==> 01-10: inputs <==
// radar
 module radar(  input clk, input rst, input echo, input [1:0] boton_cambiar_grados, output done, output trigger,
 output [15:0] distance, output PWM, input ultra);
clock: 25.0 ns
lec_check: 0
abc_area: 0
cap_margin: 20
cell_pad_in_sites_global_placement: 1
core_aspect_ratio: 1.6
core_margin: 2
core_utilization: 40
cts_cluster_diameter: 179
gpl_routability_driven: 0
gpl_timing_driven: 0
slew_margin: 40
tns_end_percent: 35
run.sh (not shown) runs the stock make flow with config.mk's settings and CLKGATE_MAP_FILE=.
==> 06-09 (differences from 01-10) <==
Settings changed: CORE_ASPECT_RATIO 1.6 to 1.59, CORE_UTILIZATION 40 to 61, CTS_CLUSTER_DIAMETER 179 to 333, CTS_CLUSTER_SIZE from default to 100, GPL_ROUTABILITY_DRIVEN 0 to default, GPL_TIMING_DRIVEN 0 to default, HOLD_SLACK_MARGIN from default to 0.3, SLEW_MARGIN 40 to 20, TNS_END_PERCENT 35 to default.
==> results <==
- 01-10 finished clean. 06-09 went through all stages and came out clean.
- Between 01-10 and 06-09, the lower design area is in 06-09 (gap 3.1%, measured against 06-09).
- In 01-10 the setup slack is better than in 06-09, by 1.1 ns.
- In synthesized area, 06-09 and 01-10 do not differ.
- In 06-09 the utilization is higher than in 01-10, by 21 points.
- Cell count: 06-09 is lower than 01-10 (about 9%).
- Between 01-10 and 06-09, the lower global-route usage is in 01-10 (gap 13 points).
- Between 01-10 and 06-09, the lower critical path depth is in 06-09 (gap 6).
- Against 06-09, the count of clock-buffer cells in the layout of 01-10 is higher by 2.
- Flip-flop count is the same in 01-10 and 06-09.
- Between 06-09 and 01-10, the lower routed wire length is in 06-09 (gap 4.2%, measured against 01-10).

* * *

==> inputs of run a <==
==> flow/design.v <==
`timescale 10ns/1ns
module servo( input clk, input rst, output reg PWM, input [1:0]boton_cambiar_grados );
integer contador;
integer frecuencia;
integer auxContador;
reg C;
always@(posedge clk) begin
if (rst) begin
	PWM<=0;
	contador<=0;
end else begin
PWM<=~boton_cambiar_grados;
	auxContador=auxContador+1;
	if(boton_cambiar_grados==1)
		begin
				contador<= contador +1;                      
				if (contador< 75_000) 
				begin
					PWM <= 1;
				end
				else
				if (contador < 1_900_000)  
				begin
				PWM <= 0;
				end
	end			
	else if(boton_cambiar_grados==2)
		begin
				contador<= contador +1;                      
				if (contador<150_000)  
				begin
					PWM <= 1;
				end
				else
				if (contador < 1_850_000)  
				begin
				PWM <= 0;
				end
	end	
	else if(boton_cambiar_grados==3)
		begin
				contador<= contador +1;                      
				if (contador<240_000)	 
				begin
					PWM <= 1;
				end
				else
				if (contador < 1_800_000)  
				begin
				PWM <= 0;
				end
	end
	if(contador >=2_100_000)  
	begin
		contador <= 0;
	end			
end
end
 endmodule 
module ultrasonido1(input ultra, input clk, input rst, input echo, output reg done, output reg trigger, output reg [15:0] distance);
	parameter divH = 1000; 
	parameter divL = 2000;
	integer countF;
	integer countEcho;
	always @(posedge clk) begin 
		if (rst | ultra) 
		begin 
			countF <= 0;
			trigger <= 0;
		end 
		else 
		begin
			countF <= countF +1;  
			if (countF < divH+1)
				trigger <= 1;
			else
			if (countF < divL+1)
				trigger <= 0;
			else 
				countF <= 0;
		end
	end
	always @(posedge clk) begin
		if (rst) begin
			countEcho <= 0;
			done <= 0;
			distance <= 0;
		end
		else if (echo == 1) begin
			countEcho <= countEcho +1;
			done <= 0;
		end
		else
		begin
			if (echo == 0 & countEcho != 0)	
				distance <= (~countEcho*340)/2000000;
				countEcho <=0;
				done <= 1; 	
		end
	end
endmodule
`timescale 10ns/1ns
 module radar(  input clk, input rst, input echo, input [1:0] boton_cambiar_grados, output done, output trigger,
 output [15:0] distance, output PWM, input ultra);
 servo   servo( .clk (clk), .rst(rst), .PWM(PWM), .boton_cambiar_grados(boton_cambiar_grados));
 ultrasonido1 ultrasonido2( .ultra(ultra), .clk(clk), .rst(rst),  .echo(echo), .done(done), .trigger(trigger),.distance(distance));
 endmodule
==> flow/run.sh <==
#!/bin/bash
# the make line also repeats each setting of config.mk as NAME=value (left out here)
make -C /OpenROAD-flow-scripts/flow DESIGN_CONFIG=/design/flow/config.mk WORK_HOME=/design/flow/orfs CLKGATE_MAP_FILE= finish
==> flow/config.mk <==
export PLATFORM = sky130hd
export DESIGN_NAME = radar
export DESIGN_NICKNAME = radar
export VERILOG_FILES = /design/flow/design.v
export SDC_FILE = /design/flow/constraint.sdc
export NUM_CORES = 4
export LEC_CHECK = 0
export ABC_AREA = 1
export CAP_MARGIN = 10
export CELL_PAD_IN_SITES_DETAIL_PLACEMENT = 2
export CELL_PAD_IN_SITES_GLOBAL_PLACEMENT = 1
export CORE_ASPECT_RATIO = 1.34
export CORE_MARGIN = 2
export CORE_UTILIZATION = 28
export CTS_CLUSTER_DIAMETER = 331
export CTS_CLUSTER_SIZE = 36
export GPL_ROUTABILITY_DRIVEN = 1
export GPL_TIMING_DRIVEN = 1
export MAX_ROUTING_LAYER = met4
export PLACE_DENSITY_LB_ADDON = 0.01
export SLEW_MARGIN = 0
export TNS_END_PERCENT = 25
==> flow/constraint.sdc <==
create_clock -name core_clock -period 19.0 [get_ports {clk}]
set_input_delay 3.8000 -clock core_clock [delete_from_list [all_inputs] [get_ports {clk}]]
set_output_delay 3.8000 -clock core_clock [all_outputs]
set_load 0.01 [all_outputs]
==> inputs of run b, as changes to run a <==
CAP_MARGIN = 20   (was 10)
CELL_PAD_IN_SITES_DETAIL_PLACEMENT = default   (was 2)
CELL_PAD_IN_SITES_GLOBAL_PLACEMENT = 0   (was 1)
CORE_ASPECT_RATIO = 0.88   (was 1.34)
CORE_UTILIZATION = 72   (was 28)
CTS_CLUSTER_DIAMETER = 393   (was 331)
CTS_CLUSTER_SIZE = default   (was 36)
GPL_ROUTABILITY_DRIVEN = 0   (was 1)
GPL_TIMING_DRIVEN = default   (was 1)
MAX_ROUTING_LAYER = default   (was met4)
SLEW_MARGIN = 20   (was 0)
==> flow/constraint.sdc (replaced) <==
create_clock -name core_clock -period 15.5 [get_ports {clk}]
set_input_delay 3.1000 -clock core_clock [delete_from_list [all_inputs] [get_ports {clk}]]
set_output_delay 3.1000 -clock core_clock [all_outputs]
set_load 0.01 [all_outputs]
==> inputs of run c, as changes to run a <==
CAP_MARGIN = 20   (was 10)
CELL_PAD_IN_SITES_DETAIL_PLACEMENT = default   (was 2)
CELL_PAD_IN_SITES_GLOBAL_PLACEMENT = default   (was 1)
CORE_ASPECT_RATIO = default   (was 1.34)
CORE_UTILIZATION = 72   (was 28)
CTS_CLUSTER_DIAMETER = default   (was 331)
CTS_CLUSTER_SIZE = 15   (was 36)
GPL_ROUTABILITY_DRIVEN = default   (was 1)
GPL_TIMING_DRIVEN = default   (was 1)
MAX_ROUTING_LAYER = default   (was met4)
PLACE_DENSITY_LB_ADDON = 0.06   (was 0.01)
SLEW_MARGIN = 20   (was 0)
TNS_END_PERCENT = default   (was 25)
==> flow/constraint.sdc (replaced) <==
create_clock -name core_clock -period 12.0 [get_ports {clk}]
set_input_delay 2.4000 -clock core_clock [delete_from_list [all_inputs] [get_ports {clk}]]
set_output_delay 2.4000 -clock core_clock [all_outputs]
set_load 0.01 [all_outputs]
==> results <==
Run c ended with an error in detailed placement (3_5_place_dp). Run a ran to the end with no violations. Run b died in global routing (5_1_grt) with GRT-0232.
In synthesized cell count, run c and run b do not differ.
Synthesized area is the same in run b and run a.
Die size: run a > run b > run c.
